// complex_mean_square
module complex_mean_square (
    input wire i_clk,
    input wire i_arst,
    input wire i_en,
    input wire [2:0] i_log2_samples,
    input wire        i_valid,
    input wire [31:0] i_y,
    input wire [31:0] i_y_hat,
    output reg        o_valid,
    output reg [63:0] o_data
);
Size: ~4100 cells after synthesis, about 87 flip-flops.
make LEC_CHECK=0 CAP_MARGIN=30 CORE_MARGIN=2 CORE_UTILIZATION=72 CTS_CLUSTER_DIAMETER=378 CTS_CLUSTER_SIZE=49 HOLD_SLACK_MARGIN=0.28 PLACE_DENSITY=0.35 SETUP_SLACK_MARGIN=-0.77 SLEW_MARGIN=20 finish   # period 9.9 ns
run.sh (not shown) runs the stock make flow with config.mk's settings and CLKGATE_MAP_FILE=.
The baseline completed and failed the layout checks on negative setup slack.
==> next run, changes <==
--- a/flow/config.mk
+++ b/flow/config.mk
@@ -10,6 +10,5 @@
 export CORE_UTILIZATION = 72
-export CTS_CLUSTER_DIAMETER = 378
 export CTS_CLUSTER_SIZE = 49
-export HOLD_SLACK_MARGIN = 0.28
-export PLACE_DENSITY = 0.35
+export HOLD_SLACK_MARGIN = 0.02
+export PLACE_DENSITY_LB_ADDON = 0.26
 export SETUP_SLACK_MARGIN = -0.77
The changed run did not get past global routing with GRT-0232.
Synthesized cell count is unchanged.
Die size does not change.
Area after synthesis does not change.

---

Setup of build 84:
The RTL this note starts from:
==> flow/design.v <==
module complex_adder_subtractor #(
    parameter WIDTH=32
) (
    input [WIDTH-1:0] a,
    input [WIDTH-1:0] b,
    input addNotSub,
    output reg [WIDTH-1:0] result
);
    always @(*) begin
        if (addNotSub) begin
            result[WIDTH-1:WIDTH/2] = a[WIDTH-1:WIDTH/2] + b[WIDTH-1:WIDTH/2];
            result[WIDTH/2-1:0] = a[WIDTH/2-1:0] + b[WIDTH/2-1:0];
        end else begin
            result[WIDTH-1:WIDTH/2] = a[WIDTH-1:WIDTH/2] - b[WIDTH-1:WIDTH/2];
            result[WIDTH/2-1:0] = a[WIDTH/2-1:0] - b[WIDTH/2-1:0];
        end
    end
endmodule
module complex_multiplier #(
    parameter WIDTH=32
) (
    input [WIDTH-1:0] a,
    input [WIDTH-1:0] b,
    output [2*WIDTH-1:0] result
);
    wire signed [WIDTH-1:0] a_real = { {(WIDTH/2+1){a[WIDTH/2-1]}}, a[WIDTH/2-1:0] };
    wire signed [WIDTH-1:0] b_real = { {(WIDTH/2+1){b[WIDTH/2-1]}}, b[WIDTH/2-1:0] };
    wire signed [WIDTH-1:0] a_img = { {(WIDTH/2+1){a[WIDTH-1]}}, a[WIDTH-1:WIDTH/2] };
    wire signed [WIDTH-1:0] b_img = { {(WIDTH/2+1){b[WIDTH-1]}}, b[WIDTH-1:WIDTH/2] };
    wire signed [WIDTH-1:0] result_real = a_real * b_real - a_img * b_img;
    wire signed [WIDTH-1:0] result_img = a_real * b_img + a_img * b_real;
    assign result[WIDTH-1:0] = result_real;
    assign result[2*WIDTH-1:WIDTH] = result_img;
endmodule
module complex_mean_square (
    input wire i_clk,
    input wire i_arst,
    input wire i_en,
    input wire [2:0] i_log2_samples,
    input wire        i_valid,
    input wire [31:0] i_y,
    input wire [31:0] i_y_hat,
    output reg        o_valid,
    output reg [63:0] o_data
);
    wire [31:0] y_diff_w;
    wire [63:0] sq_diff_complex_w;
    wire        sq_diff_valid_w;
    wire [63:0] sum_res_w;
    wire [8:0]  num_samples_w = 1 << i_log2_samples;
    reg [8:0]  sample_rx_cnt_r;
    reg [8:0]  sample_proc_cnt_r;
    reg [1:0]  state_r, next_state_r;
    localparam S_IDLE      = 2'b00;
    localparam S_INIT      = 2'b01;
    localparam S_COMPUTING = 2'b10;
    localparam S_FINALIZE  = 2'b11;
    complex_adder_subtractor #(.WIDTH(32)) y_difference_module (
        .a(i_y),
        .b(i_y_hat),
        .addNotSub(1'b0),
        .result(y_diff_w)
    );
    complex_multiplier cpow_calculator (
        .a(y_diff_w),
        .b(y_diff_w),
        .result(sq_diff_complex_w)
    );
    assign sq_diff_valid_w = i_valid;
    complex_adder_subtractor #(.WIDTH(64)) square_sum (
        .a(o_data),  
        .b(sq_diff_complex_w),
        .addNotSub(1'b1),
        .result(sum_res_w)
    );
    always @(posedge i_clk or posedge i_arst) begin
        if (i_arst)
            state_r <= S_IDLE;
        else
            state_r <= next_state_r;
    end
    always @(*) begin
        next_state_r = state_r;
        case (state_r)
            S_IDLE:      if (i_en) next_state_r = S_INIT;
            S_INIT:      next_state_r = S_COMPUTING;
            S_COMPUTING: if (sample_rx_cnt_r == num_samples_w && sample_proc_cnt_r == num_samples_w)
                             next_state_r = S_FINALIZE;
            S_FINALIZE:  next_state_r = S_IDLE;
            default:     next_state_r = S_IDLE;
        endcase
    end
    always @(posedge i_clk or posedge i_arst) begin
        if (i_arst) begin
            o_valid           <= 1'b0;
            o_data            <= 64'b0;
            sample_rx_cnt_r   <= 9'b0;
            sample_proc_cnt_r <= 9'b0;
        end else begin
            o_valid <= 1'b0;  
            case (state_r)
                S_INIT: begin
                    o_data            <= 64'b0;
                    sample_rx_cnt_r   <= 9'b0;
                    sample_proc_cnt_r <= 9'b0;
                end
                S_COMPUTING: begin
                    sample_rx_cnt_r <= sample_rx_cnt_r;
                    sample_proc_cnt_r <= sample_proc_cnt_r;
                    if (i_valid && sample_rx_cnt_r < num_samples_w) begin
                        sample_rx_cnt_r <= sample_rx_cnt_r + 1;
                    end
                    if (sq_diff_valid_w && !(sample_proc_cnt_r == num_samples_w)) begin
                        sample_proc_cnt_r <= sample_proc_cnt_r + 1;
                        o_data <= sum_res_w;
                    end
                end
                S_FINALIZE: begin
					o_valid        <= 1'b1;  
					o_data[31:0]   <= $signed(o_data[31:0]) >>> i_log2_samples;
					o_data[63:32]  <= $signed(o_data[63:32]) >>> i_log2_samples;
                end
            endcase
        end
    end
endmodule
clock: 5.59 ns
lec_check: 0
abc_area: 1
cap_margin: 20
core_margin: 2
core_utilization: 72
cts_cluster_diameter: 192
cts_cluster_size: 99
slew_margin: 20
Build 84 is listed as incomplete: the tool reported an error in global routing and the run ended there.
Changes in build 55 relative to build 84:
Settings: CTS_CLUSTER_SIZE: 99 -> unset; ABC_AREA: 1 -> unset; CTS_CLUSTER_DIAMETER: 192 -> unset; CORE_UTILIZATION: 72 -> 40; the clock period (ns, I/O delays scaled along): 5.59 -> 13.1.
==> comparison <==
- When build 55 is measured against build 84, its weighted congestion reported at the end of routability-driven placement turns out about 12% lower.
- Between build 55 and build 84, it is build 55 whose horizontal die dimension is higher, by 31%.
- Lower xor/xnor cell area share of the yosys netlist goes to build 84 over build 55.
- Among build 84 and build 55, the run that stopped before the end is build 84, and it is the only one.
- Build 55 ended with more total number of placement rows than build 84.
- Going from build 84 to build 55, post-synthesis share of cell area spent on and-or and or-and gates grows by 0.85 points.
- Compared with build 84, build 55 shows a higher floorplan die height.
- Sequential cell area fraction in the yosys report: lower on build 84
- Area fraction in full adders, half adders and majority gates: build 84 and build 55 compared, higher one is build 55
- Between build 84 and build 55, the flow reports synthesized netlist cell count decreasing by more than 10%.
- Between build 84 and build 55, the yosys-reported design area after synthesis is lower for build 55.
### build 55 -> build 1
Settings: HOLD_SLACK_MARGIN newly set to -0.05; GPL_TIMING_DRIVEN newly set to 0; CELL_PAD_IN_SITES_DETAIL_PLACEMENT newly set to 1; the clock period (ns, I/O delays scaled along) changed from 13.1 to 13.5.
==> results <==
Of the two values seen for topmost layer with routed signal wires, met4 was produced by build 55 and met5 by build 1.
Sort build 1 and build 55 by number of antenna violations at the first check in global routing desc -> top: build 1
Summary: with build 55 as the reference, cell area in build 1 moved up slightly.
As of build 1, layout buffer count excluding clock buffers had risen by more than 10% compared to build 55.
Post-cts gate resize count, build 1 and build 55: larger value in build 1
The inputs of build 5 differ from those of build 1 as listed below.
Settings: putting PLACE_DENSITY_LB_ADDON at 0.09 where nothing was set; putting SETUP_SLACK_MARGIN at 1.52 where nothing was set; clearing HOLD_SLACK_MARGIN, which used to be -0.05; swapping 1 for 2 in CELL_PAD_IN_SITES_DETAIL_PLACEMENT; putting TNS_END_PERCENT at 25 where nothing was set; putting MIN_ROUTING_LAYER at met2 where nothing was set; swapping 20 for 15 in SLEW_MARGIN; swapping 2 for 9 in CORE_MARGIN; clearing GPL_TIMING_DRIVEN, which used to be 0; putting GPL_ROUTABILITY_DRIVEN at 0 where nothing was set.
Results
Combinational fraction of the cell area, build 5 and build 1: higher on build 1. Compared with build 1, build 5 shows setup slack higher by 0.75 ns. Build 5 and build 1 ended up with nearly the same fraction of area in clock buffers and inverters. Between build 5 and build 1, area growth from synthesis to layout is higher for build 5, build 1 comes in under that. Against build 1 as the reference, build 5 delivers a higher count of cells along the worst register-to-register path. For build 5, the cell with the biggest individual delay on the critical path was fa_1, unlike build 1, where it was clkbuf_1.
Changes in build 22 relative to build 5:
Settings: removing CELL_PAD_IN_SITES_DETAIL_PLACEMENT (formerly 2); removing PLACE_DENSITY_LB_ADDON (formerly 0.09); removing GPL_ROUTABILITY_DRIVEN (formerly 0); changing CORE_UTILIZATION from 40 to 63; changing CORE_MARGIN from 9 to 2; removing SETUP_SLACK_MARGIN (formerly 1.52); removing MIN_ROUTING_LAYER (formerly met2); setting CTS_CLUSTER_SIZE to 15 for the first time; changing SLEW_MARGIN from 15 to 20.
--- outcome ---
- Build 22 against build 5: sequential share of layout area went up 0.34 points, overall track demand over capacity in global routing went down 7.1 points, total of clock buffers placed in the layout held.
- Build 5 → build 22: maximum fanout encountered on the critical timing path saw an increase; clock period minus worst slack rose by 0.35 ns; fraction of registers with async set or reset after synthesis level.
- Build 22 completed end to end with timing, DRC and antenna clean.
Input-level comparison between build 25 and build 22:
Settings: CORE_MARGIN changed from 2 to 9; CORE_UTILIZATION changed from 63 to 40; MIN_ROUTING_LAYER newly set to met2; CTS_CLUSTER_SIZE removed (was 15); GPL_ROUTABILITY_DRIVEN newly set to 0; CELL_PAD_IN_SITES_DETAIL_PLACEMENT newly set to 2.
==> comparison <==
Number of gates given a new drive strength after cts in build 25 is 27 above build 22.
Build 25 ends up with lower starting utilization of the core area than build 22 does.
No final results exist for build 25, since it was stopped by error GRT-0232 during global routing.
Post-placement setup slack deteriorates in build 25 relative to build 22.
